==> flow/design.v <==
module ALU(
	input logic [1:0] i_ALU_Op,
	input logic [15:0] i_ALU_1,
	input logic [15:0] i_ALU_2,
	output logic [15:0] o_ALU_out,
	output o_N,
	output o_Z
);
	logic [15:0] ALU_out_temp;
	assign o_ALU_out = ALU_out_temp;
	assign o_N = o_ALU_out[15];
	assign o_Z = (o_ALU_out == 16'b0);
	always_comb begin
		case(i_ALU_Op)
			2'b00: ALU_out_temp = i_ALU_1 + i_ALU_2;
			2'b01: ALU_out_temp = i_ALU_1 - i_ALU_2;
			2'b10: ALU_out_temp = 2*i_ALU_2;
			2'b11: ALU_out_temp = i_ALU_1;
		endcase
	end
endmodule
module RF(
	input i_RF_write,
	input clk,
	input rst,
	input logic [2:0] i_reg_y,
	input logic [2:0] i_reg_x,
	input logic [2:0] i_reg_w,
	input logic [15:0] i_data_w,
	output logic [15:0] o_data_1,
	output logic [15:0] o_data_2
);
	logic [15:0] r0;
	logic [15:0] r1;
	logic [15:0] r2;
	logic [15:0] r3;
	logic [15:0] r4;
	logic [15:0] r5;
	logic [15:0] r6;
	logic [15:0] r7;
	logic [15:0] data_temp_1;
	logic [15:0] data_temp_2;
	assign o_data_1 = data_temp_1;
	assign o_data_2 = data_temp_2;
	always_comb begin
		case(i_reg_x)
			3'b000: data_temp_1 = r0;
			3'b001: data_temp_1 = r1;
			3'b010: data_temp_1 = r2;
			3'b011: data_temp_1 = r3;
			3'b100: data_temp_1 = r4;
			3'b101: data_temp_1 = r5;
			3'b110: data_temp_1 = r6;
			3'b111: data_temp_1 = r7;
		endcase
		case(i_reg_y)
			3'b000: data_temp_2 = r0;
			3'b001: data_temp_2 = r1;
			3'b010: data_temp_2 = r2;
			3'b011: data_temp_2 = r3;
			3'b100: data_temp_2 = r4;
			3'b101: data_temp_2 = r5;
			3'b110: data_temp_2 = r6;
			3'b111: data_temp_2 = r7;
		endcase
	end
	always_ff @(posedge clk or posedge rst) begin
		if(rst) begin
			r0 = 16'b0;
			r1 = 16'b0;
			r2 = 16'b0;
			r3 = 16'b0;
			r4 = 16'b0;
			r5 = 16'b0;
			r6 = 16'b0;
			r7 = 16'b0;
		end else begin 
			if(i_RF_write) begin
				case(i_reg_w)
					3'b000: r0 = i_data_w;
					3'b001: r1 = i_data_w;
					3'b010: r2 = i_data_w;
					3'b011: r3 = i_data_w;
					3'b100: r4 = i_data_w;
					3'b101: r5 = i_data_w;
					3'b110: r6 = i_data_w;
					3'b111: r7 = i_data_w;
				endcase
			end
		end
	end
endmodule
module datapath(
	input rst,
	input clk, 
	input logic [15:0] i_mem_rddata,
	input logic i_PC_write,
	input logic i_Addr_sel,
	input logic i_mem_wr,
	input logic i_MDR_load,
	input logic i_IR_load,
	input logic i_OpA_sel,
	input logic i_OpAB_load,
	input logic [1:0] i_ALU_1_sel,
	input logic [1:0] i_ALU_2_sel,
	input logic [1:0] i_ALUop_sel,
	input logic i_ALU_out,
	input logic i_RF_write,
	input logic i_Reg_in,
	input logic i_Flag_write,
	input logic i_RF_write_call,
	input logic i_mov_hi,
	output logic o_N,
	output logic o_Z,
	output logic [3:0] o_instr,
	output logic [15:0] o_mem_wrdata,
	output logic [15:0] o_mem_addr,
	output logic o_mem_rd,
	output logic o_mem_wr,
	output logic o_imm
);
	logic [15:0] ALU_in1;
	logic [15:0] ALU_in2;
	logic [15:0] ALU_out; 
	logic N_temp; 
	logic Z_temp;
	ALU ALU_inst(
		.i_ALU_Op(i_ALUop_sel),
		.i_ALU_1(ALU_in1),
		.i_ALU_2(ALU_in2),
		.o_ALU_out(ALU_out), 
		.o_Z(Z_temp),
		.o_N(N_temp)
	);
	always @ (posedge clk or posedge rst) begin 
		if (rst) begin 
			o_N <= 0;
			o_Z <= 0;
		end 
		else begin 
			if (i_Flag_write) begin 
				o_N <= N_temp; 
				o_Z <= Z_temp; 
			end 
		end 
	end 
	logic [2:0] reg_y;
	logic [2:0] reg_x; 
	logic [2:0] reg_w;
	logic [15:0] data_w; 
	logic [15:0] data_1;
	logic [15:0] data_2; 
	RF RF_inst (
		.i_RF_write(i_RF_write),
		.clk(clk),
		.rst(rst),
		.i_reg_y(reg_y),
		.i_reg_x(reg_x),
		.i_reg_w(reg_w),
		.i_data_w(data_w),
		.o_data_1(data_1),
		.o_data_2(data_2)
	); 
	logic [15:0] PC;
	logic [15:0] IR;
	logic [15:0] MDR; 
	logic [7:0] imm8; 
	logic [10:0] imm11; 
	logic [15:0] opA;
	logic [15:0] opB;
	logic [15:0] ALU_out_reg;
	logic [15:0] imm8_reg, imm11_reg; 
	assign imm8 = IR[15:8];
	assign imm11 = IR[15:5];
	assign imm8_reg = $signed(imm8);
	assign imm11_reg = {imm11[10], imm11[10], imm11[10], imm11[10], imm11, 1'b0};
	assign o_mem_addr = i_Addr_sel ? PC : opB;
	assign reg_x = i_OpA_sel ? 3'd1 : IR[7:5];
	assign reg_y = IR[10:8];
	assign reg_w = i_RF_write_call ? 3'b111 : reg_x;
	assign data_w = i_Reg_in ? MDR : ALU_out_reg;
	assign o_instr = IR[3:0];
	assign o_imm = IR[4]; 
	assign o_mem_wrdata = opA;
	always_comb begin
		case(i_ALU_1_sel) 
			2'b00: ALU_in1 = PC;
			2'b01: ALU_in1 = opA;
			2'b11: ALU_in1 = 16'b0;
			default: ALU_in1 = 1'b0;
		endcase
		case(i_ALU_2_sel)
			2'b00: ALU_in2 = opB;
			2'b01: ALU_in2 = 16'd2;
			2'b10: ALU_in2 = imm8_reg;
			2'b11: ALU_in2 = imm11_reg;
		endcase
	end
	always_ff @ (posedge clk) begin 
		if (rst) begin
			PC <= 16'b0; 
			IR <= 16'b0; 
			MDR <= 16'b0;
			opA <= 16'b0;
			opB <= 16'b0;
			ALU_out_reg <= 16'b0;
		end
		if(i_PC_write) PC <= ALU_out;
		if(i_IR_load) IR <= i_mem_rddata;
		if(i_OpAB_load) begin
			opA <= data_1;
			opB <= data_2;
		end
		if(i_MDR_load) MDR <= i_mem_rddata;
		if(i_ALU_out) begin
			if(i_mov_hi) ALU_out_reg <= {imm8,opA[7:0]};
			else ALU_out_reg <= ALU_out;
		end
	end 
endmodule
module control(
	input rst,
	input clk, 
	input i_N,
	input i_Z,
	input [3:0] i_instr,
	input i_imm,
	input i_mem_wait,  
	input i_mem_rddatavalid,  
	output logic o_PC_write,
	output logic o_Addr_sel,
	output logic o_mem_rd,
	output logic o_mem_wr,
	output logic o_MDR_load,
	output logic o_IR_load,
	output logic o_OpA_sel,
	output logic o_OpAB_load,
	output logic [1:0] o_ALU_1_sel,
	output logic [1:0] o_ALU_2_sel,
	output logic [1:0] o_ALUop_sel,
	output logic o_ALU_out,
	output logic o_RF_write,
	output logic o_RF_write_call,
	output logic o_Reg_in,
	output logic o_Flag_write,
	output logic o_mov_hi
);
	enum int unsigned 
	{ 
		S_RESET,
		S_FETCH,
		S_DECODE,
		S_ADD_ADDI,
		S_SAVE_MULTIPLY,
		S_LOAD_OPB,
		S_SAVE_PC,
		S_SAVE_REG,
		S_SUB_SUBI_CMP_CMPI,
		S_LD,
		S_LD_SAVE,
		S_LD_SAVE2,		
		S_ST,
		S_MV_MVI_MVHI,
		S_JR_JZ_JN,
		S_JR_JZ_JN_IMM,
		S_CALL,
		S_SAVE_REG_PC,
		S_FETCH_JMP_CALL,
		S_RX_TO_PC,
		S_DATA,
		S_SAVE_REG_PC_2,
		S_JUMP_TO_PC
	} state, nextstate;
	always_ff @ (posedge clk or posedge rst) begin
		if(rst) state <= S_RESET;
		else state <= nextstate;
	end 
	always_comb begin
		nextstate = state;
		o_PC_write = 1'b0;
		o_Addr_sel = 1'b0;
		o_mem_rd = 1'b0;
		o_mem_wr = 1'b0;
		o_MDR_load = 1'b0;
		o_IR_load = 1'b0;
		o_OpA_sel = 1'b0;
		o_OpAB_load = 1'b0;
		o_ALU_1_sel = 2'b0;
		o_ALU_2_sel = 2'b0;
		o_ALUop_sel= 2'b0;
		o_ALU_out = 1'b0;
		o_RF_write = 1'b0;
		o_Reg_in = 1'b0;
		o_Flag_write = 1'b0;
		o_RF_write_call = 1'b0;
		o_mov_hi = 1'b0;
		case(state)
			S_RESET: begin
				nextstate = S_FETCH;
			end
			S_FETCH: begin
				o_PC_write = ~i_mem_wait;  
				o_Addr_sel = 1'b1;
				o_mem_rd = 1'b1;    
				o_ALU_2_sel = 2'b01;
				nextstate = i_mem_wait ? state : S_DATA;
			end
			S_DATA: begin 
				o_IR_load = 1'b1;
				nextstate = i_mem_rddatavalid ? S_DECODE : state;
			end 
			S_DECODE: begin
				o_OpAB_load = 1'b1;
				if(i_instr == 4'b0001) 
					nextstate = S_ADD_ADDI;
				else if(i_instr == 4'b0010 | i_instr == 4'b0011)
					nextstate = S_SUB_SUBI_CMP_CMPI;
				else if(i_instr == 4'b0100)
					nextstate = S_LD;
				else if(i_instr == 4'b0101)
					nextstate = S_ST;
				else if(i_instr == 4'b0000 | i_instr == 4'b0110)
					nextstate = S_MV_MVI_MVHI;
				else if(i_instr == 4'b1000 | i_instr == 4'b1001 | i_instr == 4'b1010)
					nextstate = S_JR_JZ_JN;
				else if(i_instr == 4'b1100)
					nextstate = S_CALL;
			end
			S_ADD_ADDI: begin 
				if (i_imm) o_ALU_2_sel = 2'b10; 
				o_ALU_1_sel = 2'b01;
				o_ALU_out = 1'b1;
				o_Flag_write = 1'b1;
				nextstate = S_SAVE_REG;
			end 
			S_SAVE_REG: begin 
				o_RF_write = 1'b1;
				nextstate = S_FETCH;
			end 
			S_SAVE_MULTIPLY: begin 
				o_ALU_2_sel = 2'b11;
				o_ALU_out = 1'b1;
				o_ALUop_sel = 2'b10;
				nextstate = S_SAVE_REG_PC; 
			end 
			S_SAVE_REG_PC: begin
				o_RF_write = 1'b1;
				nextstate = S_LOAD_OPB;
			end
			S_LOAD_OPB: begin
				o_OpAB_load = 1'b1;
				nextstate = S_SAVE_PC;
			end
			S_SAVE_PC: begin
				o_PC_write = 1'b1;
				nextstate = S_FETCH;
			end
			S_SUB_SUBI_CMP_CMPI: begin 
				if (i_imm) begin 
					o_ALU_1_sel = 2'b01; 
					o_ALU_2_sel = 2'b10; 
					o_ALUop_sel = 2'b01; 
					o_ALU_out = 1'b1; 
					o_Flag_write = 1'b1; 
					if (i_instr == 4'b0010)
						nextstate = S_SAVE_REG; 
					else if (i_instr == 4'b0011)
						nextstate = S_FETCH; 
				end else begin 
					o_ALU_1_sel = 2'b01; 
					o_ALUop_sel = 2'b01; 
					o_ALU_out = 1'b1; 
					o_Flag_write = 1'b1; 
					if (i_instr == 4'b0010)
						nextstate = S_SAVE_REG; 
					else if (i_instr == 4'b0011)
						nextstate = S_FETCH; 
				end
			end 
			S_LD: begin 
				o_mem_rd = 1'b1;  
				nextstate = i_mem_wait ? state : S_LD_SAVE; 
			end
			S_LD_SAVE: begin
				o_MDR_load = 1'b1;
				nextstate = i_mem_rddatavalid ? S_LD_SAVE2 : state;
			end
			S_LD_SAVE2: begin 
				o_ALU_out = 1'b1;
				o_RF_write = 1'b1;
				o_Reg_in = 1'b1;
				nextstate = S_FETCH; 
			end 
			S_ST: begin
				o_mem_wr = 1'b1;  
				nextstate = i_mem_wait ? state : S_FETCH; 
			end
			S_MV_MVI_MVHI: begin
				if(i_instr == 4'b0000) begin
					if(i_imm) o_ALU_2_sel = 2'b10;
					else o_ALU_2_sel = 2'b00;
					o_ALU_1_sel = 2'b11;  
					o_ALUop_sel = 2'b00;
					o_ALU_out = 1'b1;
					nextstate = S_SAVE_REG;
				end 
				else if(i_instr == 4'b0110 && i_imm) begin
					o_mov_hi = 1'b1;
					o_ALUop_sel = 2'b00;
					o_ALU_out = 1'b1;
					nextstate = S_SAVE_REG;	
				end 
			end
			S_FETCH_JMP_CALL: begin
				o_PC_write = 1'b1;
				o_ALU_1_sel = 2'b00;
				o_ALU_2_sel = 2'b11;
				o_ALU_out = 1'b1;
				nextstate = S_FETCH; 
			end
			S_JR_JZ_JN: begin
				if(i_instr == 4'b1000) begin
					if(i_imm) nextstate = S_FETCH_JMP_CALL;
					else begin
						o_PC_write = 1'b1;
						o_ALU_1_sel = 2'b01;
						o_ALUop_sel = 2'b11;
						nextstate = S_FETCH;
					end
				end
				if(i_instr == 4'b1001) begin
					if(i_Z) begin
						if(i_imm) nextstate = S_FETCH_JMP_CALL;
						else begin
							o_PC_write = 1'b1;
							o_ALU_1_sel = 2'b01;
							o_ALUop_sel = 2'b11;
							nextstate =  S_FETCH;
						end
					end
					else nextstate = S_FETCH;
				end
				if(i_instr == 4'b1010) begin
					if(i_N) begin
						if(i_imm) nextstate = S_FETCH_JMP_CALL;
						else begin
							o_PC_write = 1'b1;
							o_ALU_1_sel = 2'b01;
							o_ALUop_sel = 2'b11;
							nextstate =  S_FETCH;
						end
					end
					else nextstate = S_FETCH;
				end
			end
			S_CALL: begin
				o_ALU_1_sel = 1'b0;
				o_ALUop_sel = 2'b11;
				o_ALU_out = 1'b1;
				nextstate = S_SAVE_REG_PC_2;
			end
			S_SAVE_REG_PC_2: begin
				o_RF_write = 1'b1;
				o_RF_write_call = 1'b1;
				if(i_imm) nextstate = S_FETCH_JMP_CALL;
				else nextstate = S_RX_TO_PC;
			end
			S_RX_TO_PC: begin
				o_PC_write = 1'b1;
				o_ALU_1_sel = 2'b01;
				nextstate = S_FETCH;
			end
		endcase
	end
endmodule
module cpu(
	input clk,
	input reset,
	input logic [15:0] i_mem_rddata,
	input logic i_mem_wait,  
	input logic i_mem_rddatavalid,  
	output logic [15:0] o_mem_wrdata,
	output logic [15:0] o_mem_addr,
	output logic o_mem_rd,
	output logic o_mem_wr
);
	logic PC_write;
	logic Addr_sel;
	logic mem_rd;
	logic mem_wr;
	logic MDR_load;
	logic IR_load;
	logic OpA_sel;
	logic OpAB_load;
	logic [1:0] ALU_1_sel;
	logic [1:0] ALU_2_sel;
	logic [1:0] ALUop_sel;
	logic ALU_out;
	logic RF_write;
	logic Reg_in;
	logic Flag_write;
	logic RF_write_call;
	logic mov_hi;
	logic N, Z, imm;
	logic [3:0] instr;
	datapath data(
		.rst(reset),
		.clk(clk), 
		.i_mem_rddata(i_mem_rddata),
		.i_PC_write(PC_write),
		.i_Addr_sel(Addr_sel),
		.i_mem_wr(mem_wr),
		.i_MDR_load(MDR_load),
		.i_IR_load(IR_load),
		.i_OpA_sel(OpA_sel),
		.i_OpAB_load(OpAB_load),
		.i_ALU_1_sel(ALU_1_sel),
		.i_ALU_2_sel(ALU_2_sel),
		.i_ALUop_sel(ALUop_sel),
		.i_ALU_out(ALU_out),
		.i_RF_write(RF_write),
		.i_Reg_in(Reg_in),
		.i_Flag_write(Flag_write),
		.i_RF_write_call(RF_write_call),
		.i_mov_hi(mov_hi),
		.o_N(N),
		.o_Z(Z),
		.o_instr(instr),
		.o_mem_wrdata(o_mem_wrdata),
		.o_mem_addr(o_mem_addr),
		.o_mem_rd(mem_rd),
		.o_mem_wr(mem_wr),
		.o_imm(imm)
	);
	control control(
		.rst(reset),
		.clk(clk),
		.i_N(N),
		.i_Z(Z),
		.i_instr(instr),
		.i_imm(imm),
		.i_mem_wait(i_mem_wait),
		.i_mem_rddatavalid(i_mem_rddatavalid),  
		.o_PC_write(PC_write),
		.o_Addr_sel(Addr_sel),
		.o_mem_rd(o_mem_rd),
		.o_mem_wr(o_mem_wr),
		.o_MDR_load(MDR_load),
		.o_IR_load(IR_load),
		.o_OpA_sel(OpA_sel),
		.o_OpAB_load(OpAB_load),
		.o_ALU_1_sel(ALU_1_sel),
		.o_ALU_2_sel(ALU_2_sel),
		.o_ALUop_sel(ALUop_sel),
		.o_ALU_out(ALU_out),
		.o_RF_write(RF_write),
		.o_Reg_in(Reg_in),
		.o_Flag_write(Flag_write),
		.o_RF_write_call(RF_write_call),
		.o_mov_hi(mov_hi)
	);
endmodule
==> flow/run.sh <==
#!/bin/bash
# the make line also repeats each setting of config.mk as NAME=value (left out here)
make -C /OpenROAD-flow-scripts/flow DESIGN_CONFIG=/design/flow/config.mk WORK_HOME=/design/flow/orfs CLKGATE_MAP_FILE= finish
==> flow/config.mk <==
export PLATFORM = sky130hd
export DESIGN_NAME = cpu
export DESIGN_NICKNAME = cpu
export VERILOG_FILES = /design/flow/design.v
export SDC_FILE = /design/flow/constraint.sdc
export NUM_CORES = 4
export LEC_CHECK = 0
export ABC_AREA = 1
export CAP_MARGIN = 20
export CORE_ASPECT_RATIO = 0.89
export CORE_MARGIN = 2
export CORE_UTILIZATION = 71
export CTS_CLUSTER_DIAMETER = 248
export CTS_CLUSTER_SIZE = 24
export PLACE_DENSITY = 0.74
export SETUP_SLACK_MARGIN = 0.15
export SLEW_MARGIN = 20
==> flow/constraint.sdc <==
create_clock -name core_clock -period 2.69 [get_ports {clk}]
set_input_delay 0.5380 -clock core_clock [delete_from_list [all_inputs] [get_ports {clk}]]
set_output_delay 0.5380 -clock core_clock [all_outputs]
set_load 0.01 [all_outputs]
==> results.toml, run 1 <==
# yosys + openroad results
[die]
ios = 54
fp_util_pct = 72.68
rows = 46
die_y_um = 131.5
die_w_um = 147.3
core_area_um2 = 17840
die_area_um2 = 19360

[cts]
clkTransAtPathRegs_ns = 0.11
clk_latency_ns = 0.52
cts_hold_buf = 0
htreeDepth = 1
cts.sinks = 243
cts-root-buf = "clkbuf_16"
clockBufferDepth = 3
cts_tree = "done"
cts-buffers-inserted = 14

[worst_setup_path]
regToRegEndpoint = "data.ALU_out_reg[15]"
crit_family = "simple AND/OR/NAND/NOR gates"
critPathSlowestCell = "dfrtp_1"
crit_type = "register to register"
path_buffers = 6
critPathCapture = "data.ALU_out_reg[15]"
cp.arrival_ns = 4.61
r2r_slack_ns = -1.68
endpoint_kind = "register"
r2r_cells = 25
rr_startpoint = "control.state[13]"
start_kind = "register"
cp-startpoint = "control.state[13]"
required_ns = 2.93
cp_slowest_stage_delay_ns = 0.46
cp_max_fo = 12
cp_num_cells = 25

[drt]
routed_wl_um = 46150
via_count = 13690
drtIter0Drc = 2489
avgViaCountPerCell = 6.742
route.antenna.remaining_nets = 0
drt-wirelength-per-cell_um = 22.72
antenna_cells = 0
first_pass_iters = 9
remaining_drc_errors = 0

[outcome]
status = "failed layout checks"
check.faults = "negative setup slack"

[sta]
clock.fmax_mhz = 228.9
drv_slew = 0
fin_crit_ns = 4.369
hold_viol_final = 0
min_period_over_period_pct = 162.4
setup_tns_ns = -35.77
setup_viol = 32
hold_slack_ns = 0.3515
relSlewSlack_pct = 51.00
worst_pin_slew_ns = 0.7165
fin_skew_ns = 0.03879
rsz0062_at_grt = "yes"
fin_ws_ns = -1.679

[global_routing]
grt_use_total_pct = 45.44
grt_overflow = 0
antenna_found_initial = 0
grt_max_degree = 111
first_global_vias = 12820
grt_pass1_wl_um = 67870

[yosys]
logic_family = "simple AND/OR/NAND/NOR gates"
ys.flops = 243
ys_sh_mux_pct = 0
area_leaders = "dfrtp_1, edfxtp_1, nand2_1, inv_1, o21ai_0"
yosysUniqueCellTypes = 52
syn_inst = 1568
top_area_share_pct = 28.17
common_cells = "nand2_1, inv_1, dfrtp_1"
fp_nets = 1605
flop_cell = "dfrtp_1"
yosys.area_share.xor_xnor_pct = 1.351
yosys_warnings = 4
ys_chip_area_um2 = 12970
syn-cell-area_um2 = 12970
synth_area_leader_cell = "dfrtp_1"
synth_area_per_cell_um2 = 8.270
edf_count = 96
synth_seq_share_pct = 50.61
ys_cells = 1568
most_common_cell = "nand2_1"
fa_ha_area_share_pct = 1.698
synth_simple_gate_area_share_pct = 20.95
synthArstFlopShare_pct = 60.49
aoi_share_pct = 16.65

[pwr]
pg_seq_w = 0.00642
pwr-share-comb_pct = 62.4
p_total_w = 0.02324
power.internal_w = 0.01255
peakVddDrop_mv = 0.9823
powerDensity_nw_per_um2 = 1449
power_leader = "combinational cells"
p_switching_w = 0.01068
switching_share_pct = 45.98
seq_power_share_pct = 27.6
comb_power_w = 0.0145
p_leak_nw = 7.320
clock_power_share_pct = 10.0
p_clk_w = 0.00231

[cells_and_area]
synthToLayoutAreaGrowth_pct = 23.65
nNetsFinal = 1820
fillerInstances = 824

[placement]
gp_congestion = 1.001
dpl.hpwl_um = 31090
portBuffers = 53
dp_slack_ns = -1.484

[job]
maxCapViolCount = 0
warnings = 33

[worst_hold_path]
hold_path.class = "primary input to asynchronous set/reset pin"
cell type report:
cell class,instances,area [um^2],share of cell area (%)
sequential,243,6564,40.94
multi-input combinational,1032,5688,35.47
timing repair buffer,264,2188,13.65
inverter,228,867.1,5.408
clock buffer,22,380.4,2.372
tap,240,300.3,1.873
clock inverter,2,46.29,0.2887
metrics by stage:
stage / instance area (um^2) / util (%) / instances
4_1_cts: 15720 / 88.08 / 2019
3_3_place_gp: 15140 / 84.86 / 1987
6_report: 16030 / 89.87 / 2031
5_1_grt: 16030 / 89.87 / 2031
2_1_floorplan: 13090 / - / 1568
3_5_place_dp: 15140 / 84.86 / 1987
what timing repair did:
action,4_1_cts,5_1_grt
pin swaps,32,44
setup buffers,8,12
resized,35,55
endpoints found under the setup margin,84,54
layer usage:
layer / routed length [um] / share of wire (%) / global-route usage [%]
met2: 20400 / 44 / 70.90
met4: 3440 / 7.5 / 22.44
met5: 0 / 0 / 0
met3: 7073 / 15 / 9.688
met1: 15240 / 33 / 61.00
==> run 2, diff against run 1 <==
CAP_MARGIN = 5   (was 20)
CELL_PAD_IN_SITES_GLOBAL_PLACEMENT = 2   (was not set)
CORE_ASPECT_RATIO = not set   (was 0.89)
CTS_CLUSTER_DIAMETER = 118   (was 248)
CTS_CLUSTER_SIZE = 29   (was 24)
GPL_TIMING_DRIVEN = 0   (was not set)
HOLD_SLACK_MARGIN = 0.17   (was not set)
MAX_ROUTING_LAYER = met5   (was not set)
MIN_ROUTING_LAYER = met2   (was not set)
PLACE_DENSITY = not set   (was 0.74)
PLACE_DENSITY_LB_ADDON = 0.29   (was not set)
SETUP_SLACK_MARGIN = not set   (was 0.15)
clock period = 4.8 ns   (was 2.69 ns; I/O delays follow)
==> run 2 against run 1 <==
  * The flow now stops in 3_1_place_gp_skip_io
  * Area after synthesis is the same
  * Synthesized cell count unchanged
  * Die area is essentially flat
==> results.toml, run 2 <==
# implementation run metrics
[outcome]
status = "aborted with a tool error"
stop_stage = "3_1_place_gp_skip_io"
tool.error = "[ERROR FLW-0024] Place density exceeds 1.0 (current PLACE_DENSITY_LB_ADDON =  0.29). Please check if the value of  PLACE_DENSITY_LB_ADDON is between 0 and 0.99."

[yosys]
fa_ha_area_share_pct = 1.698
yosysUniqueCellTypes = 52
edf_count = 96
yosys_warnings = 4
area_leaders = "dfrtp_1, edfxtp_1, nand2_1, inv_1, o21ai_0"
synth_seq_share_pct = 50.61
top_area_share_pct = 28.17
synth_area_leader_cell = "dfrtp_1"
ys_chip_area_um2 = 12970
synthArstFlopShare_pct = 60.49
common_cells = "nand2_1, inv_1, dfrtp_1"
ys.flops = 243
fp_nets = 1605
flop_cell = "dfrtp_1"
syn-cell-area_um2 = 12970
logic_family = "simple AND/OR/NAND/NOR gates"
ys_cells = 1568
synth_simple_gate_area_share_pct = 20.95
yosys.area_share.xor_xnor_pct = 1.351
most_common_cell = "nand2_1"
syn_inst = 1568
synth_area_per_cell_um2 = 8.270
ys_sh_mux_pct = 0
aoi_share_pct = 16.65

[die]
die_area_um2 = 19360
core_area_um2 = 17960
die_w_um = 139.1
fp_util_pct = 72.19
rows = 49
die_y_um = 139.1
==> run 3, diff against run 2 <==
ABC_AREA = not set   (was 1)
CAP_MARGIN = 20   (was 5)
CELL_PAD_IN_SITES_GLOBAL_PLACEMENT = not set   (was 2)
CORE_UTILIZATION = 72   (was 71)
CTS_CLUSTER_DIAMETER = not set   (was 118)
CTS_CLUSTER_SIZE = 32   (was 29)
GPL_TIMING_DRIVEN = not set   (was 0)
HOLD_SLACK_MARGIN = not set   (was 0.17)
MAX_ROUTING_LAYER = not set   (was met5)
MIN_ROUTING_LAYER = not set   (was met2)
PLACE_DENSITY_LB_ADDON = 0.26   (was 0.29)
clock period = 3.96 ns   (was 4.8 ns; I/O delays follow)
==> run 3 against run 2 <==
  * The layout now fails its checks (negative setup slack)
  * Area after synthesis up 2.1%
  * Die area up 0.69%
  * Synthesized cell count down 11%
==> results.toml, run 3 <==
# yosys + openroad results
[outcome]
status = "failed layout checks"
check.faults = "negative setup slack"

[yosys]
yosys_warnings = 4
flop_cell = "dfrtp_1"
ys_sh_mux_pct = 8.465
syn-cell-area_um2 = 13240
aoi_share_pct = 18.76
most_common_cell = "nor2_1"
edf_count = 96
yosys.area_share.xor_xnor_pct = 1.455
logic_family = "AND-OR/OR-AND gates"
ys_cells = 1398
common_cells = "nor2_1, a21oi_1, nand2_1"
synthArstFlopShare_pct = 60.49
top_area_share_pct = 27.59
fa_ha_area_share_pct = 1.738
ys.flops = 243
syn_inst = 1398
area_leaders = "dfrtp_1, edfxtp_1, a21oi_1, nor2_1, o21ai_0"
synth_seq_share_pct = 49.55
yosysUniqueCellTypes = 69
synth_simple_gate_area_share_pct = 16.41
ys_chip_area_um2 = 13240
synth_area_leader_cell = "dfrtp_1"
fp_nets = 1435
synth_area_per_cell_um2 = 9.473

[cts]
cts_hold_buf = 0
cts-root-buf = "clkbuf_16"
clockBufferDepth = 3
clkTransAtPathRegs_ns = 0.06
cts.sinks = 243
cts_tree = "done"
htreeDepth = 1
clk_latency_ns = 0.56
cts-buffers-inserted = 26

[worst_setup_path]
regToRegEndpoint = "data.ALU_out_reg[14]"
r2r_cells = 19
cp-startpoint = "data.IR[2]"
critPathSlowestCell = "or3b_4"
path_buffers = 1
cp_slowest_stage_delay_ns = 0.47
cp_max_fo = 5
cp_num_cells = 19
cp_cell_sequence = "or3b_4 -> o21a_4 -> a32oi_2 -> nand2_2 -> nor4_4 -> buf_4 -> nand2_2 -> o21ai_2 -> xor2_2 -> ha_4 -> a21oi_2 -> nor3b_2 -> a221oi_2 -> a21o_1 -> a21o_1 -> a21oi_2 -> xnor2_1 -> mux2i_2 -> a211oi_1"
start_kind = "register"
endpoint_kind = "register"
critPathCapture = "data.ALU_out_reg[14]"
crit_type = "register to register"
cp.arrival_ns = 4.99
crit_family = "AND-OR/OR-AND gates"
required_ns = 4.19
rr_startpoint = "data.IR[2]"
r2r_slack_ns = -0.80

[job]
warnings = 31
maxCapViolCount = 0

[drt]
drtIter0Drc = 2175
routed_wl_um = 46740
top_layer = "met4"
wl_met2_um = 20630
route.layer.met1.wl_um = 15850
dr_wl_met3_um = 6663
first_pass_iters = 18
route.antenna.remaining_nets = 0
via_count = 13040
antenna_cells = 0
drt-wirelength-per-cell_um = 25.94
avgViaCountPerCell = 7.238
remaining_drc_errors = 0

[placement]
portBuffers = 53
gp_congestion = 1.049
dp_slack_ns = -0.6026
dpl.hpwl_um = 29480

[pwr]
p_clk_w = 0.00265
switching_share_pct = 42.04
pg_seq_w = 0.00454
peakVddDrop_mv = 1.590
clock_power_share_pct = 16.7
power.internal_w = 0.009167
p_switching_w = 0.006650
pwr-share-comb_pct = 54.6
seq_power_share_pct = 28.7
power_leader = "combinational cells"
powerDensity_nw_per_um2 = 964.6
p_leak_nw = 6.932
comb_power_w = 0.00863

[die]
fp_util_pct = 73.48
core_area_um2 = 18020
die_y_um = 139.6
rows = 49
ios = 54
die_w_um = 139.6
die_area_um2 = 19500

[sta]
min_period_over_period_pct = 120.2
fin_skew_ns = 0.02943
rsz0062_at_grt = "yes"
setup_viol = 20
fin_crit_ns = 4.759
hold_slack_ns = 0.4858
drv_slew = 0
hold_viol_final = 0
fin_ws_ns = -0.7990
clock.fmax_mhz = 210.1
relSlewSlack_pct = 18.90
worst_pin_slew_ns = 1.213

[global_routing]
first_global_vias = 12660
grt_pass1_wl_um = 70950
grt_use_total_pct = 46.93
grt_max_degree = 131
antenna_found_initial = 0
grt_overflow = 0

[cells_and_area]
fin_util_pct = 90.97
nNetsFinal = 1590
synthToLayoutAreaGrowth_pct = 23.81

[worst_hold_path]
hold_depth = 2
holdPathEnd = "data.RF_inst.r1[1]"
hold_path.class = "register to register"
min_from = "data.RF_inst.r1[1]"
-- run 3: layout make-up --
cell class	instances	area [um^2]
Multi-Input combinational cell	1032	6648
Sequential cell	243	6563
Timing Repair Buffer	218	1842
Fill cell	753	1628
Clock buffer	30	685.7
Tap cell	229	286.5
Clock inverter	18	249.0
Inverter	32	123.9
-- run 3: timing repair --
| item | 4_1_cts | 5_1_grt |
|---|---|---|
| gates resized | 32 | 48 |
| cloned | 1 | 0 |
| pin swaps | 28 | 32 |
| setup endpoints to repair | 20 | 25 |
| buffers inserted | 11 | 10 |
-- run 3: routing by layer --
layer	GRT usage, %	vias to the layer above
li1	-	5331
met1	62.90	6030
met2	72.73	1298
met3	10.77	383
met4	24.21	0
met5	0	-
-- run 3: through the flow --
stage,TNS (ns),total power [W],cell area [um^2],instances
after global routing,-13.10,0.01638,16400,1802
after global placement,-4.392,0.01132,14980,1735
after detailed placement,-6.809,0.01166,14980,1735
final,-10.08,0.01582,16400,1802
after CTS,-5.612,0.01480,16130,1794
after floorplan,-29.00,0.008533,13320,1398
==> run 4, diff against run 3 <==
CTS_CLUSTER_DIAMETER = 31   (was not set)
CTS_CLUSTER_SIZE = not set   (was 32)
HOLD_SLACK_MARGIN = -0.09   (was not set)
PLACE_DENSITY = 0.65   (was not set)
PLACE_DENSITY_LB_ADDON = not set   (was 0.26)
clock period = 2.75 ns   (was 3.96 ns; I/O delays follow)
==> run 4 against run 3 <==
  * The run now fails in 5_1_grt
  * Synthesized cell count unchanged
  * Die area unchanged
  * Area after synthesis unchanged
==> results.toml, run 4 <==
# implementation run metrics
[yosys]
common_cells = "nor2_1, a21oi_1, nand2_1"
aoi_share_pct = 18.76
most_common_cell = "nor2_1"
synth_simple_gate_area_share_pct = 16.41
ys_sh_mux_pct = 8.465
syn_inst = 1398
fa_ha_area_share_pct = 1.738
synthArstFlopShare_pct = 60.49
ys_cells = 1398
edf_count = 96
syn-cell-area_um2 = 13240
top_area_share_pct = 27.59
synth_seq_share_pct = 49.55
ys_chip_area_um2 = 13240
yosys_warnings = 4
yosys.area_share.xor_xnor_pct = 1.455
ys.flops = 243
yosysUniqueCellTypes = 69
synth_area_per_cell_um2 = 9.473
area_leaders = "dfrtp_1, edfxtp_1, a21oi_1, nor2_1, o21ai_0"
flop_cell = "dfrtp_1"
fp_nets = 1435
synth_area_leader_cell = "dfrtp_1"
logic_family = "AND-OR/OR-AND gates"

[cts]
cts-root-buf = "clkbuf_16"
cts-buffers-inserted = 41
cts_hold_buf = 0
clockBufferDepth = 3
cts.sinks = 243
htreeDepth = 2

[die]
ios = 54
die_y_um = 139.6
core_area_um2 = 18020
die_area_um2 = 19500
rows = 49
fp_util_pct = 73.48
die_w_um = 139.6

[placement]
portBuffers = 53
dpl.hpwl_um = 29820
dp_cells = 1782
gp_congestion = 1.027

[outcome]
tool.error = "[ERROR GRT-0232] Routing congestion too high. Check the congestion heatmap in the GUI."
stop_stage = "5_1_grt"
status = "aborted with a tool error"

[global_routing]
grt_overflow = 1851
grt_use_total_pct = 106.7
[run 4: per-layer routing]
| layer | overflow | GRT usage, % |
|---|---|---|
| met1 | 85 | 96.29 |
| met2 | 1226 | 130.2 |
| met5 | 7 | 65.66 |
| met3 | 73 | 89.50 |
| met4 | 460 | 116.7 |
[run 4: through the flow]
stage                     total power (W)  hold WS, ns  util [%]  worst slack (ns)  instance area (um^2)
after floorplan                   0.01263       0.3880         -            -1.708                 13410
after global placement            0.01692       0.4622     85.43            -1.658                 15400
after detailed placement          0.01741       0.4706     85.43            -1.843                 15400
after CTS                         0.02434       0.3229     95.77            -1.637                 17260
[run 4: timing repair]
| action | in CTS |
|---|---|
| buffers inserted | 19 |
| gates resized | 70 |
| endpoints found under the setup margin | 34 |
| cloned | 0 |
| pin swaps | 42 |
==> run 5, diff against run 4 <==
ABC_AREA = 1   (was not set)
CELL_PAD_IN_SITES_GLOBAL_PLACEMENT = 2   (was not set)
CORE_UTILIZATION = 40   (was 72)
CTS_CLUSTER_DIAMETER = 354   (was 31)
HOLD_SLACK_MARGIN = not set   (was -0.09)
MIN_ROUTING_LAYER = met2   (was not set)
PLACE_DENSITY = not set   (was 0.65)
clock period = 4.8 ns   (was 2.75 ns; I/O delays follow)
==> run 5 against run 4 <==
  * Now clean on timing, DRC and antenna
  * Area after synthesis fell by 2.1%
  * Die area rose by 74%
  * Synthesized cell count rose by 12%
==> results.toml, run 5 <==
# yosys + openroad results
[worst_setup_path]
cp_max_fo = 15
rr_startpoint = "data.IR[1]"
cp_common_cell = "nand2_1"
required_ns = 5.11
critPathCapture = "data.ALU_out_reg[15]"
crit_type = "register to register"
endpoint_kind = "register"
cp_num_cells = 23
cp-startpoint = "data.IR[1]"
cp_slowest_stage_delay_ns = 0.45
cp.arrival_ns = 4.67
crit_family = "simple AND/OR/NAND/NOR gates"
regToRegEndpoint = "data.ALU_out_reg[15]"
start_kind = "register"
r2r_slack_ns = 0.44
critPathSlowestCell = "edfxtp_1"
r2r_cells = 23
path_buffers = 3
cp_cell_sequence = "nor2_4 -> nand4_1 -> nand3_4 -> buf_4 -> nor2_1 -> nand2_1 -> nand3_1 -> nor2_2 -> nand2_1 -> o31ai_1 -> o21ai_0 -> xnor2_1 -> inv_1 -> ha_1 -> nand2_1 -> inv_1 -> a221o_1 -> a31oi_1 -> nand3_1 -> nand3_1 -> nand2_1 -> nand2_2 -> a21oi_2"

[pwr]
power_leader = "combinational cells"
clock_power_share_pct = 20.6
power.internal_w = 0.006395
pg_seq_w = 0.00364
p_total_w = 0.01166
comb_power_w = 0.00562
seq_power_share_pct = 31.2
peakVddDrop_mv = 0.2869
p_leak_nw = 6.638
p_switching_w = 0.005269
switching_share_pct = 45.17
p_clk_w = 0.00240
pwr-share-comb_pct = 48.2
powerDensity_nw_per_um2 = 770.6

[drt]
avgViaCountPerCell = 7.744
drt-wirelength-per-cell_um = 23.28
remaining_drc_errors = 0
first_pass_iters = 10
route.antenna.remaining_nets = 0
drtIter0Drc = 3208
routed_wl_um = 47850
via_count = 15910

[cts]
cts-root-buf = "clkbuf_16"
clockBufferDepth = 3
cts-buffers-inserted = 28
cts.sinks = 243
clkTransAtPathRegs_ns = 0.06
clk_latency_ns = 0.58
cts_hold_buf = 0
cts_tree = "done"
htreeDepth = 1

[global_routing]
antenna_found_initial = 0
grt_max_degree = 105
first_global_vias = 16930
grt_pass1_wl_um = 71060
grt_use_total_pct = 42.75
grt_overflow = 0

[yosys]
top_area_share_pct = 28.17
logic_family = "simple AND/OR/NAND/NOR gates"
ys_sh_mux_pct = 0
flop_cell = "dfrtp_1"
synthArstFlopShare_pct = 60.49
edf_count = 96
yosys.area_share.xor_xnor_pct = 1.351
syn-cell-area_um2 = 12970
ys_chip_area_um2 = 12970
area_leaders = "dfrtp_1, edfxtp_1, nand2_1, inv_1, o21ai_0"
most_common_cell = "nand2_1"
aoi_share_pct = 16.65
synth_area_per_cell_um2 = 8.270
syn_inst = 1568
yosysUniqueCellTypes = 52
synth_seq_share_pct = 50.61
fa_ha_area_share_pct = 1.698
yosys_warnings = 4
ys_cells = 1568
fp_nets = 1605
synth_simple_gate_area_share_pct = 20.95
common_cells = "nand2_1, inv_1, dfrtp_1"
ys.flops = 243
synth_area_leader_cell = "dfrtp_1"

[placement]
portBuffers = 53
dpl.hpwl_um = 32830
gp_congestion = 0.9428
post_dp_cell_area_um2 = 14020

[sta]
fin_skew_ns = 0.01868
relSlewSlack_pct = 20.78
worst_pin_slew_ns = 1.185
min_period_over_period_pct = 90.85
hold_viol_final = 0
clock.fmax_mhz = 229.3
setup_viol = 0
fin_crit_ns = 4.361
hold_slack_ns = 0.4604
drv_slew = 0

[cells_and_area]
nNetsFinal = 1665
fillerInstances = 3166
final_area_um2 = 15130
synthToLayoutAreaGrowth_pct = 16.71

[job]
maxCapViolCount = 0
warnings = 33

[die]
die_area_um2 = 33870
die_y_um = 184.1
die_w_um = 184.1
fp_util_pct = 40.88
rows = 65
ios = 54
core_area_um2 = 31720

[worst_hold_path]
holdPathEnd = "control.state[11]"
hold_depth = 0
min_from = "control.state[1]"
hold_path.class = "register to register"

[outcome]
status = "timing/DRC/antenna clean"
## run 5: cell type report
class / count / area, um^2 / area share (%)
clock inverters: 22 / 282.8 / 1.868
inverters: 228 / 859.6 / 5.680
well taps: 402 / 503.0 / 3.323
flip-flops and latches: 243 / 6563 / 43.36
repair buffers: 95 / 858.3 / 5.671
diodes: 3 / 7.507 / 0.04960
clock buffers: 30 / 739.5 / 4.886
multi-input cells: 1032 / 5321 / 35.16
## run 5: per-stage QoR
step	setup WS, ns	utilization [%]	cells	setup TNS, ns
floorplan	-0.1698	-	1568	-5.434
global placement	0.4941	44.21	1990	0
detailed placement	0.4489	44.21	1990	0
CTS	0.4130	47.43	2042	0
global route	-0.008366	47.69	2052	-0.008366
finish	0.4390	47.72	2055	0
## run 5: what timing repair did
action                     4_1_cts  5_1_grt
setup endpoints to repair        0       11
buffers inserted                 0       10
resized                          0        1
## run 5: per-layer routing
metal	global-route usage [%]	wire length, um	up-vias
met5	24.00	812	-
met4	6.464	4823	25
met3	57.65	19800	522
met2	50.42	22420	4422
met1	-	0	5575
li1	-	-	5369
==> run 6, diff against run 5 <==
ABC_AREA = not set   (was 1)
CELL_PAD_IN_SITES_GLOBAL_PLACEMENT = not set   (was 2)
CORE_UTILIZATION = 8   (was 40)
CTS_CLUSTER_DIAMETER = not set   (was 354)
MIN_ROUTING_LAYER = not set   (was met2)
clock period = 5.31 ns   (was 4.8 ns; I/O delays follow)
==> run 6 against run 5 <==
  * Still clean on timing, DRC and antenna
  * Synthesized cell count decreased by 11%
  * Critical path type unchanged
  * Design area rose by 15%
  * Cell count rose by 77%
  * Clock skew increased by 0.0034 ns
  * Critical endpoint is now data.ALU_out_reg[14]
  * Routed wire length is 1.7% lower
  * Total power down 14%
  * Count of clock-buffer cells in the layout is 4 higher
  * Fmax fell by 13%
  * Via count decreased by 30%
  * Register-to-register slack worse by 0.12 ns
  * Hold slack improved by 0.023 ns
==> results.toml, run 6 <==
# yosys + openroad results
[outcome]
status = "timing/DRC/antenna clean"

[worst_setup_path]
crit_type = "register to register"
crit_family = "AND-OR/OR-AND gates"
cp_cell_sequence = "or3b_4 -> o21a_4 -> mux2i_1 -> a21oi_1 -> inv_1 -> ha_1 -> a21oi_1 -> fa_1 -> a21oi_1 -> o211ai_1 -> o31ai_1 -> a221oi_1 -> a21o_1 -> a21o_1 -> a21oi_1 -> xnor2_1 -> mux2i_2 -> a211oi_1"
r2r_cells = 18
critPathSlowestCell = "edfxtp_1"
required_ns = 5.57
rr_startpoint = "data.IR[1]"
r2r_slack_ns = 0.32
cp_num_cells = 18
critPathCapture = "data.ALU_out_reg[14]"
path_buffers = 1
cp_max_fo = 13
cp-startpoint = "data.IR[1]"
cp_slowest_stage_delay_ns = 0.51
start_kind = "register"
endpoint_kind = "register"
regToRegEndpoint = "data.ALU_out_reg[14]"
cp_common_cell = "a21oi_1"
cp.arrival_ns = 5.25

[die]
fp_util_pct = 8.045
die_area_um2 = 168800
die_y_um = 410.9
rows = 149
core_area_um2 = 164600
die_w_um = 410.9
ios = 54

[yosys]
top_area_share_pct = 27.59
synth_simple_gate_area_share_pct = 16.41
ys.flops = 243
aoi_share_pct = 18.76
synth_area_leader_cell = "dfrtp_1"
yosys_warnings = 4
fp_nets = 1435
area_leaders = "dfrtp_1, edfxtp_1, a21oi_1, nor2_1, o21ai_0"
synthArstFlopShare_pct = 60.49
flop_cell = "dfrtp_1"
syn-cell-area_um2 = 13240
fa_ha_area_share_pct = 1.738
common_cells = "nor2_1, a21oi_1, nand2_1"
ys_chip_area_um2 = 13240
yosysUniqueCellTypes = 69
edf_count = 96
synth_area_per_cell_um2 = 9.473
synth_seq_share_pct = 49.55
ys_cells = 1398
yosys.area_share.xor_xnor_pct = 1.455
ys_sh_mux_pct = 8.465
most_common_cell = "nor2_1"
syn_inst = 1398
logic_family = "AND-OR/OR-AND gates"

[global_routing]
grt_pass1_wl_um = 69570
grt_overflow = 0
antenna_found_initial = 9
first_global_vias = 10390
grt_use_total_pct = 5.399
grt_max_degree = 73

[drt]
first_pass_iters = 7
avgViaCountPerCell = 3.060
remaining_drc_errors = 0
route.antenna.remaining_nets = 0
top_layer = "met5"
route.layer.met1.wl_um = 19500
wl_met2_um = 20810
drt-wirelength-per-cell_um = 12.93
dr_wl_met3_um = 5442
drtIter0Drc = 1112
routed_wl_um = 47050
via_count = 11140
antenna_cells = 0

[pwr]
comb_power_w = 0.00492
power_leader = "combinational cells"
pwr-share-comb_pct = 49.0
powerDensity_nw_per_um2 = 577.4
clock_power_share_pct = 17.4
switching_share_pct = 42.53
seq_power_share_pct = 33.6
p_clk_w = 0.00174
p_leak_nw = 6.214
peakVddDrop_mv = 0.4685
p_switching_w = 0.004266
power.internal_w = 0.005765
pg_seq_w = 0.00337

[cts]
cts-root-buf = "clkbuf_16"
cts_tree = "done"
cts-buffers-inserted = 26
clockBufferDepth = 3
postCtsSetupBuffers = 0
cts.sinks = 243
clkTransAtPathRegs_ns = 0.07
htreeDepth = 1
cts-resized-gates = 0
cts_hold_buf = 0
clk_latency_ns = 0.56

[worst_hold_path]
hold_depth = 2
hold_path.class = "register to register"
min_from = "data.RF_inst.r1[3]"
holdPathEnd = "data.RF_inst.r1[3]"

[sta]
fin_crit_ns = 4.990
relSlewSlack_pct = 27.75
hold_viol_final = 0
min_period_over_period_pct = 93.98
drv_slew = 0
setup_viol = 0
rsz0062_at_grt = "no"
setup_tns_ns = 0
fin_skew_ns = 0.02206
worst_pin_slew_ns = 1.084
clock.fmax_mhz = 200.4
fin_ws_ns = 0.3199

[job]
maxCapViolCount = 0
warnings = 26

[cells_and_area]
synthToLayoutAreaGrowth_pct = 31.19
fin_util_pct = 10.55
seqCellArea_um2 = 6563
fillerInstances = 18850
logic_area_um2 = 6279
final_area_um2 = 17370
nNetsFinal = 1468

[placement]
dp_slack_ns = 0.2952
portBuffers = 53
dpl.hpwl_um = 34010
post_dp_cell_area_um2 = 16550
gp_congestion = 0.9079
run 6: layer usage:
metal | GRT usage, % | vias up
li1 | - | 5098
met1 | 7.007 | 5414
met2 | 8.449 | 508
met3 | 1.976 | 101
met4 | 1.274 | 16
met5 | 0 | -
run 6: stage by stage:
step / hold WS (ns) / std cells / total power [W]
after CTS: 0.4848 / 3640 / 0.009927
after detailed placement: 0.4702 / 3592 / 0.008141
final: 0.4837 / 3640 / 0.01003
after global routing: 0.5077 / 3640 / 0.01061
after global placement: 0.4620 / 3592 / 0.008099
after floorplan: 0.3880 / 1398 / 0.006290
run 6: final cells by class:
cell class / instances / area share (%)
tap: 2189 / 15.76
clock buffer: 34 / 4.148
sequential: 243 / 37.77
multi-input combinational: 1031 / 36.14
timing repair buffer: 97 / 4.955
inverter: 32 / 0.7129
clock inverter: 14 / 0.5113
==> run 7, diff against run 6 <==
ABC_AREA = 1   (was not set)
CORE_UTILIZATION = 72   (was 8)
CTS_CLUSTER_SIZE = 100   (was not set)
TNS_END_PERCENT = 5   (was not set)
clock period = 2.7 ns   (was 5.31 ns; I/O delays follow)
==> run 7 against run 6 <==
  * Now fails the layout checks on negative setup slack
  * Combinational power went up to 2.7 times the previous value
  * Global-route usage is 45 points higher
  * Clock power is 110% higher
  * Sequential share of layout area is 2.5 points higher
  * Highest routed layer is now met4
==> results.toml, run 7 <==
# yosys + openroad results
[cts]
clk_latency_ns = 0.55
cts-root-buf = "clkbuf_16"
htreeDepth = 1
cts-buffers-inserted = 25
cts.sinks = 243
cts_tree = "done"
cts_hold_buf = 0
clkTransAtPathRegs_ns = 0.07
clockBufferDepth = 3

[sta]
clock.fmax_mhz = 235.6
rsz0062_at_grt = "yes"
setup_viol = 49
relSlewSlack_pct = 37.05
worst_pin_slew_ns = 0.9205
hold_viol_final = 0
drv_slew = 0
fin_ws_ns = -1.545
min_period_over_period_pct = 157.2
fin_skew_ns = 0.02186
fin_crit_ns = 4.245

[placement]
portBuffers = 53
gp_congestion = 1.016
dpl.hpwl_um = 30240
dp_cells = 1972

[worst_setup_path]
crit_type = "register to register"
critPathCapture = "data.ALU_out_reg[15]"
cp_slowest_stage_delay_ns = 0.44
critPathSlowestCell = "dfrtp_1"
r2r_slack_ns = -1.55
cp_common_cell = "nand3_1"
cp.arrival_ns = 4.53
rr_startpoint = "control.state[13]"
cp_max_fo = 10
regToRegEndpoint = "data.ALU_out_reg[15]"
endpoint_kind = "register"
required_ns = 2.98
cp-startpoint = "control.state[13]"
start_kind = "register"
r2r_cells = 25
crit_family = "simple AND/OR/NAND/NOR gates"
cp_num_cells = 25
path_buffers = 6

[pwr]
power_leader = "combinational cells"
powerDensity_nw_per_um2 = 1450
pwr-share-comb_pct = 57.1
p_switching_w = 0.01036
power.internal_w = 0.01324
switching_share_pct = 43.90
clock_power_share_pct = 15.6
comb_power_w = 0.0135
p_clk_w = 0.00368
pg_seq_w = 0.00644
p_total_w = 0.02361
peakVddDrop_mv = 1.684
p_leak_nw = 7.446
seq_power_share_pct = 27.3

[yosys]
synth_seq_share_pct = 50.61
edf_count = 96
syn_inst = 1568
ys.flops = 243
logic_family = "simple AND/OR/NAND/NOR gates"
synth_area_per_cell_um2 = 8.270
yosys_warnings = 4
top_area_share_pct = 28.17
ys_sh_mux_pct = 0
yosysUniqueCellTypes = 52
fp_nets = 1605
common_cells = "nand2_1, inv_1, dfrtp_1"
syn-cell-area_um2 = 12970
flop_cell = "dfrtp_1"
synthArstFlopShare_pct = 60.49
area_leaders = "dfrtp_1, edfxtp_1, nand2_1, inv_1, o21ai_0"
ys_cells = 1568
most_common_cell = "nand2_1"
yosys.area_share.xor_xnor_pct = 1.351
synth_area_leader_cell = "dfrtp_1"
aoi_share_pct = 16.65
ys_chip_area_um2 = 12970
synth_simple_gate_area_share_pct = 20.95
fa_ha_area_share_pct = 1.698

[drt]
route.antenna.remaining_nets = 0
avgViaCountPerCell = 6.900
first_pass_iters = 12
via_count = 14040
drt-wirelength-per-cell_um = 24.18
drtIter0Drc = 2099
remaining_drc_errors = 0
antenna_cells = 0
routed_wl_um = 49220

[global_routing]
grt_max_degree = 110
first_global_vias = 13730
grt_use_total_pct = 50.05
grt_overflow = 0
grt_pass1_wl_um = 74230
antenna_found_initial = 0

[job]
warnings = 33
maxCapViolCount = 0

[cells_and_area]
seqCellArea_um2 = 6564
synthToLayoutAreaGrowth_pct = 25.59
layoutNonFillerInstCount = 2035
nNetsFinal = 1824
logic_area_um2 = 5535
fillerInstances = 739

[die]
ios = 54
die_w_um = 138.2
rows = 49
die_y_um = 138.2
core_area_um2 = 17840
die_area_um2 = 19100
fp_util_pct = 72.68

[outcome]
check.faults = "negative setup slack"
status = "failed layout checks"

[worst_hold_path]
hold_path.class = "primary input to asynchronous set/reset pin"
-- run 7: cell type report --
| cell class | count | area share, % |
|---|---|---|
| inverters | 228 | 5.347 |
| repair buffers | 257 | 13.21 |
| multi-input cells | 1032 | 33.99 |
| flip-flops and latches | 243 | 40.30 |
| well taps | 229 | 1.759 |
| clock buffers | 36 | 4.594 |
| clock inverters | 10 | 0.7913 |
-- run 7: per-stage QoR --
step	area, um^2	hold WS (ns)	setup TNS, ns	setup WS [ns]	utilization (%)
floorplan	12970	0.3746	-170.84	-1.850	-
global placement	15010	0.4909	-29.82	-1.252	84.16
detailed placement	15020	0.4949	-35.93	-1.390	84.19
CTS	16060	0.3479	-31.40	-1.464	90.04
global route	16290	0.3724	-43.66	-1.775	91.28
finish	16290	0.3397	-35.75	-1.545	91.28
-- run 7: routing by layer --
layer  up-vias  routed length, um  track usage [%]
met2      1483              21770            79.16
met3       522               7713            15.24
met1      6311              14990            60.76
met4         0               4738            30.83
li1       5726                  -                -
met5         -                  0                0
-- run 7: what timing repair did --
item,CTS,global route
hold endpoints to repair,0,0
gates resized,30,52
pin swaps,19,17
setup buffers,12,5
setup endpoints to repair,61,65
cloned,0,0
==> run 8, diff against run 7 <==
ABC_AREA = not set   (was 1)
CORE_UTILIZATION = 57   (was 72)
CTS_CLUSTER_SIZE = not set   (was 100)
TNS_END_PERCENT = not set   (was 5)
clock period = 4.73 ns   (was 2.7 ns; I/O delays follow)
==> run 8 against run 7 <==
  * Hold slack improved by 0.14 ns
  * Largest power group unchanged
  * Via count fell by 21%
  * Now clean on timing, DRC and antenna
  * Highest routed layer unchanged
  * Sequential share of layout area rose by 1.8 points
  * Largest cell class unchanged
==> results.toml, run 8 <==
# yosys + openroad results
[outcome]
status = "timing/DRC/antenna clean"

[worst_setup_path]
start_kind = "register"
required_ns = 5.15
cp.arrival_ns = 4.99
path_buffers = 5
critPathSlowestCell = "edfxtp_1"
crit_family = "AND-OR/OR-AND gates"
cp-startpoint = "data.IR[1]"
cp_common_cell = "buf_4"
regToRegEndpoint = "data.o_Z"
r2r_cells = 23
endpoint_kind = "register"
crit_type = "register to register"
cp_cell_sequence = "or3b_4 -> buf_4 -> buf_4 -> o21ai_1 -> buf_4 -> nand3_1 -> nand2_2 -> buf_4 -> nor2_1 -> a21oi_1 -> xnor2_1 -> ha_2 -> nand3_1 -> o211ai_1 -> o31ai_2 -> a221oi_2 -> a21o_1 -> a21o_1 -> a21oi_2 -> xnor2_1 -> mux2i_2 -> buf_4 -> a32o_1"
cp_slowest_stage_delay_ns = 0.46
cp_max_fo = 6
cp_num_cells = 23
rr_startpoint = "data.IR[1]"
r2r_slack_ns = 0.16
critPathCapture = "data.o_Z"

[yosys]
ys_sh_mux_pct = 8.465
fa_ha_area_share_pct = 1.738
logic_family = "AND-OR/OR-AND gates"
yosys.area_share.xor_xnor_pct = 1.455
synth_simple_gate_area_share_pct = 16.41
ys_chip_area_um2 = 13240
most_common_cell = "nor2_1"
yosysUniqueCellTypes = 69
common_cells = "nor2_1, a21oi_1, nand2_1"
syn_inst = 1398
ys_cells = 1398
synthArstFlopShare_pct = 60.49
ys.flops = 243
syn-cell-area_um2 = 13240
yosys_warnings = 4
synth_seq_share_pct = 49.55
fp_nets = 1435
aoi_share_pct = 18.76
area_leaders = "dfrtp_1, edfxtp_1, a21oi_1, nor2_1, o21ai_0"
synth_area_per_cell_um2 = 9.473
top_area_share_pct = 27.59
synth_area_leader_cell = "dfrtp_1"
flop_cell = "dfrtp_1"
edf_count = 96

[drt]
first_pass_iters = 5
antenna_cells = 0
drt-wirelength-per-cell_um = 22.37
via_count = 11150
routed_wl_um = 39820
drtIter0Drc = 989
route.antenna.remaining_nets = 0
remaining_drc_errors = 0
avgViaCountPerCell = 6.262

[sta]
fin_crit_ns = 4.570
min_period_over_period_pct = 96.61
drv_slew = 0
setup_viol = 0
hold_viol_final = 0
worst_pin_slew_ns = 1.111
clock.fmax_mhz = 218.8
fin_skew_ns = 0.02493
relSlewSlack_pct = 25.76

[die]
fp_util_pct = 58.32
ios = 54
die_y_um = 156.4
rows = 55
die_area_um2 = 24470
die_w_um = 156.4
core_area_um2 = 22710

[placement]
gp_congestion = 1.021
dpl.hpwl_um = 27630
portBuffers = 53
dp_cells = 1721

[job]
maxCapViolCount = 0
warnings = 30

[cts]
clockBufferDepth = 3
cts_tree = "done"
cts-root-buf = "clkbuf_16"
cts.sinks = 243
htreeDepth = 1
cts-buffers-inserted = 26
clk_latency_ns = 0.55
clkTransAtPathRegs_ns = 0.06

[pwr]
p_leak_nw = 6.490
pg_seq_w = 0.00374
switching_share_pct = 40.20
pwr-share-comb_pct = 50.4
powerDensity_nw_per_um2 = 750.8
power_leader = "combinational cells"
p_clk_w = 0.00207
seq_power_share_pct = 32.0
comb_power_w = 0.00590
p_switching_w = 0.004710
clock_power_share_pct = 17.7
power.internal_w = 0.007005
peakVddDrop_mv = 0.3533

[global_routing]
grt_pass1_wl_um = 61580
first_global_vias = 10570
antenna_found_initial = 0
grt_overflow = 0
grt_use_total_pct = 33.01
grt_max_degree = 131

[cells_and_area]
nNetsFinal = 1513
synthToLayoutAreaGrowth_pct = 17.81
layoutNonFillerInstCount = 1780
fin_util_pct = 68.71
fillerInstances = 1824

[worst_hold_path]
min_from = "data.RF_inst.r1[13]"
hold_depth = 2
hold_path.class = "register to register"
holdPathEnd = "data.RF_inst.r1[13]"
run 8: final cells by class:
| class | instances | area (um^2) | share of cell area [%] |
|---|---|---|---|
| Clock buffer | 35 | 714.4 | 4.579 |
| Tap cell | 285 | 356.6 | 2.285 |
| Sequential cell | 243 | 6563 | 42.06 |
| Timing Repair Buffer | 142 | 1247 | 7.995 |
| Multi-Input combinational cell | 1031 | 6445 | 41.31 |
| Inverter | 32 | 123.9 | 0.7939 |
| Clock inverter | 12 | 152.6 | 0.9783 |
run 8: through the flow:
step / setup slack (ns) / TNS [ns] / hold slack (ns) / power (W) / instance area [um^2]
after floorplan: 0.1638 / 0 / 0.3880 / 0.007061 / 13250
after global placement: 0.1090 / 0 / 0.4628 / 0.009141 / 14440
after detailed placement: 0.01903 / 0 / 0.4711 / 0.009232 / 14440
after CTS: 0.007756 / 0 / 0.4834 / 0.01135 / 15320
after global routing: -0.06279 / -0.1461 / 0.5192 / 0.01247 / 15600
final: 0.1603 / 0 / 0.4792 / 0.01172 / 15600
run 8: per-layer routing:
layer / track usage [%] / wire length [um] / vias up
met5: 0 / 0 / -
met4: 9.655 / 1118 / 0
met3: 4.846 / 3071 / 72
met2: 51.86 / 18330 / 488
met1: 47.91 / 17300 / 5398
li1: - / - / 5189
run 8: timing repair:
action	CTS	global route
hold buffers	0	0
buffers inserted	0	11
resized	3	48
pin swaps	0	30
cloned	0	0
endpoints found under the setup margin	2	11
==> run 9, diff against run 8 <==
ABC_AREA = 1   (was not set)
CORE_UTILIZATION = 72   (was 57)
CTS_CLUSTER_SIZE = 72   (was not set)
PLACE_DENSITY_LB_ADDON = 0.01   (was not set)
SETUP_SLACK_MARGIN = 0.81   (was not set)
clock period = 4.48 ns   (was 4.73 ns; I/O delays follow)
==> run 9 against run 8 <==
  * Still clean
  * Global-route usage increased by 8.9 points
  * Design area shrank 1.6%
  * Count of clock-buffer cells in the layout rose by 4
  * Synthesized cell count up 12%
  * Via count grew 14%
  * Clock power is 14% higher
  * Area after synthesis shrank 2.1%
  * Total power rose by 14%
  * Combinational power rose by about 20%
  * Critical path type unchanged
  * Critical endpoint is now data.ALU_out_reg[13]
  * Largest cell class unchanged
  * Highest routed layer unchanged
==> results.toml, run 9 <==
# yosys + openroad results
[outcome]
status = "timing/DRC/antenna clean"

[placement]
gp_congestion = 0.9891
portBuffers = 53
dp_slack_ns = 0.2249
dpl.hpwl_um = 27170

[job]
warnings = 31
maxCapViolCount = 0

[worst_setup_path]
critPathCapture = "data.ALU_out_reg[13]"
r2r_slack_ns = 0.19
required_ns = 4.76
cp_common_cell = "nand2_1"
endpoint_kind = "register"
cp.arrival_ns = 4.57
cp_max_fo = 4
r2r_cells = 28
cp_slowest_stage_delay_ns = 0.44
path_buffers = 4
start_kind = "register"
regToRegEndpoint = "data.ALU_out_reg[13]"
cp-startpoint = "data.IR[2]"
rr_startpoint = "data.IR[2]"
critPathSlowestCell = "edfxtp_1"
crit_type = "register to register"
cp_num_cells = 28
crit_family = "simple AND/OR/NAND/NOR gates"

[drt]
drtIter0Drc = 2014
avgViaCountPerCell = 6.635
routed_wl_um = 41780
antenna_cells = 0
remaining_drc_errors = 0
via_count = 12670
drt-wirelength-per-cell_um = 21.89
first_pass_iters = 9
route.antenna.remaining_nets = 0

[yosys]
yosys.area_share.xor_xnor_pct = 1.351
fa_ha_area_share_pct = 1.698
area_leaders = "dfrtp_1, edfxtp_1, nand2_1, inv_1, o21ai_0"
synth_area_per_cell_um2 = 8.270
top_area_share_pct = 28.17
flop_cell = "dfrtp_1"
most_common_cell = "nand2_1"
logic_family = "simple AND/OR/NAND/NOR gates"
ys_chip_area_um2 = 12970
edf_count = 96
synth_simple_gate_area_share_pct = 20.95
fp_nets = 1605
common_cells = "nand2_1, inv_1, dfrtp_1"
ys_cells = 1568
synthArstFlopShare_pct = 60.49
synth_seq_share_pct = 50.61
yosysUniqueCellTypes = 52
ys_sh_mux_pct = 0
ys.flops = 243
aoi_share_pct = 16.65
yosys_warnings = 4
syn-cell-area_um2 = 12970
syn_inst = 1568
synth_area_leader_cell = "dfrtp_1"

[global_routing]
first_global_vias = 11940
grt_use_total_pct = 41.95
grt_max_degree = 123
grt_pass1_wl_um = 63090
grt_overflow = 0
antenna_found_initial = 1

[cells_and_area]
nNetsFinal = 1697
fin_util_pct = 86.03
fillerInstances = 994
synthToLayoutAreaGrowth_pct = 18.36

[cts]
cts_hold_buf = 0
cts-buffers-inserted = 26
clkTransAtPathRegs_ns = 0.06
htreeDepth = 1
clockBufferDepth = 3
cts-root-buf = "clkbuf_16"
cts_tree = "done"
cts.sinks = 243
clk_latency_ns = 0.56

[worst_hold_path]
hold_path.class = "register to register"
hold_depth = 0
min_from = "control.state[1]"
holdPathEnd = "control.state[11]"

[die]
core_area_um2 = 17840
die_w_um = 138.2
ios = 54
rows = 49
fp_util_pct = 72.68
die_area_um2 = 19100
die_y_um = 138.2

[sta]
setup_viol = 0
rsz0062_at_grt = "yes"
fin_crit_ns = 4.286
fin_skew_ns = 0.02157
min_period_over_period_pct = 95.68
fin_ws_ns = 0.1935
relSlewSlack_pct = 30.65
setup_tns_ns = 0
hold_slack_ns = 0.4243
worst_pin_slew_ns = 1.037
hold_viol_final = 0
drv_slew = 0
clock.fmax_mhz = 233.3

[pwr]
pwr-share-comb_pct = 53.2
pg_seq_w = 0.00388
switching_share_pct = 43.80
seq_power_share_pct = 29.1
clock_power_share_pct = 17.7
p_clk_w = 0.00236
peakVddDrop_mv = 1.134
power.internal_w = 0.007480
p_leak_nw = 6.822
p_switching_w = 0.005829
powerDensity_nw_per_um2 = 867.2
p_total_w = 0.01331
comb_power_w = 0.00708
power_leader = "combinational cells"
## run 9: per-layer routing
metal  track usage, %  routed length (um)
met5                0                   0
met4            19.66                2590
met3            9.699                5691
met2            67.33               19020
met1            54.86               14480
## run 9: cell type report
cell class / instances / area, um^2 / area share [%]
Timing Repair Buffer: 129 / 1147 / 7.475
Inverter: 228 / 869.6 / 5.666
Sequential cell: 243 / 6564 / 42.77
Clock buffer: 39 / 759.5 / 4.948
Tap cell: 229 / 286.5 / 1.867
Multi-Input combinational cell: 1032 / 5540 / 36.10
Clock inverter: 9 / 181.4 / 1.182
## run 9: through the flow
stage	std cells	area [um^2]
after CTS	1899	15130
after floorplan	1568	12990
final	1909	15350
after global routing	1909	15350
after global placement	1808	13740
after detailed placement	1809	13750
## run 9: timing repair
action | CTS | global route
setup endpoints to repair | 18 | 22
gates resized | 31 | 37
pin swaps | 39 | 32
setup buffers | 42 | 10
Power is estimated from default activity; no workload was simulated.
